Design IExecute, start of the top module:
module IExecute #(
   parameter N_BITS = 32,
   parameter N_BITS_REG = 5,
   parameter N_OPCODE = 6
)
(  input i_clk, i_reset,
   input  i_exec_mode,
   input  i_step,
   input [1:0] i_aluOP,  
   input i_aluSrc,
   input [N_BITS-1:0] i_datoLeido1,  
   input [N_BITS-1:0] i_datoLeido2,
   input [N_BITS-1:0] i_datoExtSigno,
   input [N_BITS-1:0] i_instruccion,  
   input [N_BITS_REG-1:0] i_rt_id,  
   input [N_BITS_REG-1:0] i_rd_id,  
   input [N_BITS_REG-1:0] i_rt_OR_rd,  
   input [N_BITS_REG-1:0] i_rd_EX_MEM,  
   input [N_BITS_REG-1:0] i_rd_MEM_WB,  
   input [N_BITS_REG-1:0] i_rs_id,      
   input [N_BITS-1:0] i_wbData,
   input [N_BITS-1:0] i_memData,
   input i_memToReg,
   input i_regWrite_EX_MEM,
   input i_regWrite_MEM_WB,
   input [1:0] i_branch,
   input i_memWrite,
   input [1:0]i_memRead,
   input i_regWrite,
   input i_halt,
   output reg [N_BITS-1:0] o_instruccion,
   output reg  o_ceroSignal,
   output reg  [N_BITS-1:0] o_aluResult,
   output reg [N_BITS-1:0] o_datoLeido2,
   output reg [N_BITS_REG-1:0] o_rd_data,  
   output reg [N_BITS_REG-1:0] o_rt_OR_rd,
   output reg o_memToReg,
   output reg [1:0] o_branch,
   output reg o_memWrite,
   output reg o_memRead,
  ...
Size in the first run: about 3000 cells after synthesis, roughly 350 I/O pins, ~20000 um^2 of cells after synthesis.
Settings: LEC_CHECK=0, CAP_MARGIN=20, CORE_MARGIN=2, CORE_UTILIZATION=40, SETUP_SLACK_MARGIN=1.64, SLEW_MARGIN=20; clock period 6.0 ns.
run.sh (not shown) runs the stock make flow with config.mk's settings and CLKGATE_MAP_FILE=.
The starting point ended with an error in global routing (5_1_grt) with GRT-0232.
Then changed:
Settings changed: CTS_CLUSTER_DIAMETER set to 226, CTS_CLUSTER_SIZE set to 100, SETUP_SLACK_MARGIN 1.64 to unset, TNS_END_PERCENT set to 15.
Clock period 6.0 ns to 12.0 ns, I/O delays scaled along.
After rerunning: Now the flow ran to the end with no violations. Die area is unchanged. Synthesized area is unchanged. Synthesized cell count is unchanged.
Then changed:
Settings changed: CTS_CLUSTER_DIAMETER 226 to unset, CTS_CLUSTER_SIZE 100 to unset, TNS_END_PERCENT 15 to unset.
The changed run finished with timing, DRC and antenna clean.
Final area does not change.
Cell count stays the same.
Hold slack does not change.
Total power stays the same.
Routed wire length does not change.
Clock-buffer cell count is unchanged.
Utilization stays the same.
Synthesized cell count does not change.
Fmax is unchanged.
Non-clock buffer count does not change.
Global-route usage does not change.
Then changed:
Settings changed: CAP_MARGIN 20 to 35, CELL_PAD_IN_SITES_GLOBAL_PLACEMENT set to 3, CORE_ASPECT_RATIO set to 0.78, CORE_MARGIN 2 to 10, CTS_CLUSTER_DIAMETER set to 353, CTS_CLUSTER_SIZE set to 56, GPL_TIMING_DRIVEN set to 0, MAX_ROUTING_LAYER set to met4, MIN_ROUTING_LAYER set to met2, TNS_END_PERCENT set to 30.
Clock period 12.0 ns to 19.1 ns, I/O delays scaled along.
Outcome: The new run died in global placement (3_3_place_gp); synthesized cell count is unchanged; area after synthesis does not change; die area rose by about 15%.

---

Starting RTL as in the previous note.
==> flow/config.mk <==
export PLATFORM = sky130hd
export DESIGN_NAME = IExecute
export DESIGN_NICKNAME = IExecute
export VERILOG_FILES = /design/flow/design.v
export SDC_FILE = /design/flow/constraint.sdc
export NUM_CORES = 4
export LEC_CHECK = 0
export CAP_MARGIN = 20
export CELL_PAD_IN_SITES_GLOBAL_PLACEMENT = 3
export CORE_ASPECT_RATIO = 0.78
export CORE_MARGIN = 6
export CORE_UTILIZATION = 40
export CTS_CLUSTER_DIAMETER = 353
export CTS_CLUSTER_SIZE = 56
export GPL_TIMING_DRIVEN = 0
export HOLD_SLACK_MARGIN = -0.09
export MAX_ROUTING_LAYER = met4
export SLEW_MARGIN = 30
export TNS_END_PERCENT = 30
==> flow/constraint.sdc <==
create_clock -name core_clock -period 19.1 [get_ports {i_clk}]
set_input_delay 3.8200 -clock core_clock [delete_from_list [all_inputs] [get_ports {i_clk}]]
set_output_delay 3.8200 -clock core_clock [all_outputs]
set_load 0.01 [all_outputs]
The starting point failed in global placement (3_3_place_gp) (GPL-0301).
==> next run, changes <==
- ABC_AREA: unset -> 1
- CELL_PAD_IN_SITES_GLOBAL_PLACEMENT: 3 -> unset
- CORE_ASPECT_RATIO: 0.78 -> unset
- CORE_MARGIN: 6 -> 2
- CTS_CLUSTER_DIAMETER: 353 -> unset
- CTS_CLUSTER_SIZE: 56 -> 35
- GPL_ROUTABILITY_DRIVEN: unset -> 0
- HOLD_SLACK_MARGIN: -0.09 -> unset
- MAX_ROUTING_LAYER: met4 -> unset
- SLEW_MARGIN: 30 -> 20
- TNS_END_PERCENT: 30 -> unset
- clock period: 19.1 -> 12.0 ns (I/O delays scaled with it)
Effect: The new run completed without violations. Synthesized area increases by 0.68%. Die area decreases by 6.1%. Synthesized cell count increases by about 27%.
==> next run, changes <==
- ABC_AREA: 1 -> unset
- CELL_PAD_IN_SITES_GLOBAL_PLACEMENT: unset -> 3
- CORE_MARGIN: 2 -> 6
- CTS_CLUSTER_DIAMETER: unset -> 353
- CTS_CLUSTER_SIZE: 35 -> 56
- GPL_ROUTABILITY_DRIVEN: 0 -> unset
- GPL_TIMING_DRIVEN: 0 -> unset
- HOLD_SLACK_MARGIN: unset -> -0.09
- MAX_ROUTING_LAYER: unset -> met4
- TNS_END_PERCENT: unset -> 30
- clock period: 12.0 -> 19.1 ns (I/O delays scaled with it)
What happened: The changed run did not get past global placement (3_3_place_gp); synthesized cell count decreases by 21%; synthesized area came out lower by 0.68%; die area is higher by about 6.5%.
==> next run, changes <==
- CELL_PAD_IN_SITES_GLOBAL_PLACEMENT: 3 -> unset
- CORE_MARGIN: 6 -> 2
- CORE_UTILIZATION: 40 -> 72
- CTS_CLUSTER_DIAMETER: 353 -> unset
- CTS_CLUSTER_SIZE: 56 -> 98
- HOLD_SLACK_MARGIN: -0.09 -> unset
- MAX_ROUTING_LAYER: met4 -> unset
- PLACE_DENSITY: unset -> 0.36
- TNS_END_PERCENT: 30 -> 40
- clock period: 19.1 -> 5.23 ns (I/O delays scaled with it)
Result: The changed run ended with an error in detailed placement (3_5_place_dp). Synthesized area does not change. Synthesized cell count does not change. Die area fell by well over a third.
Power and IR drop assume default switching activity.
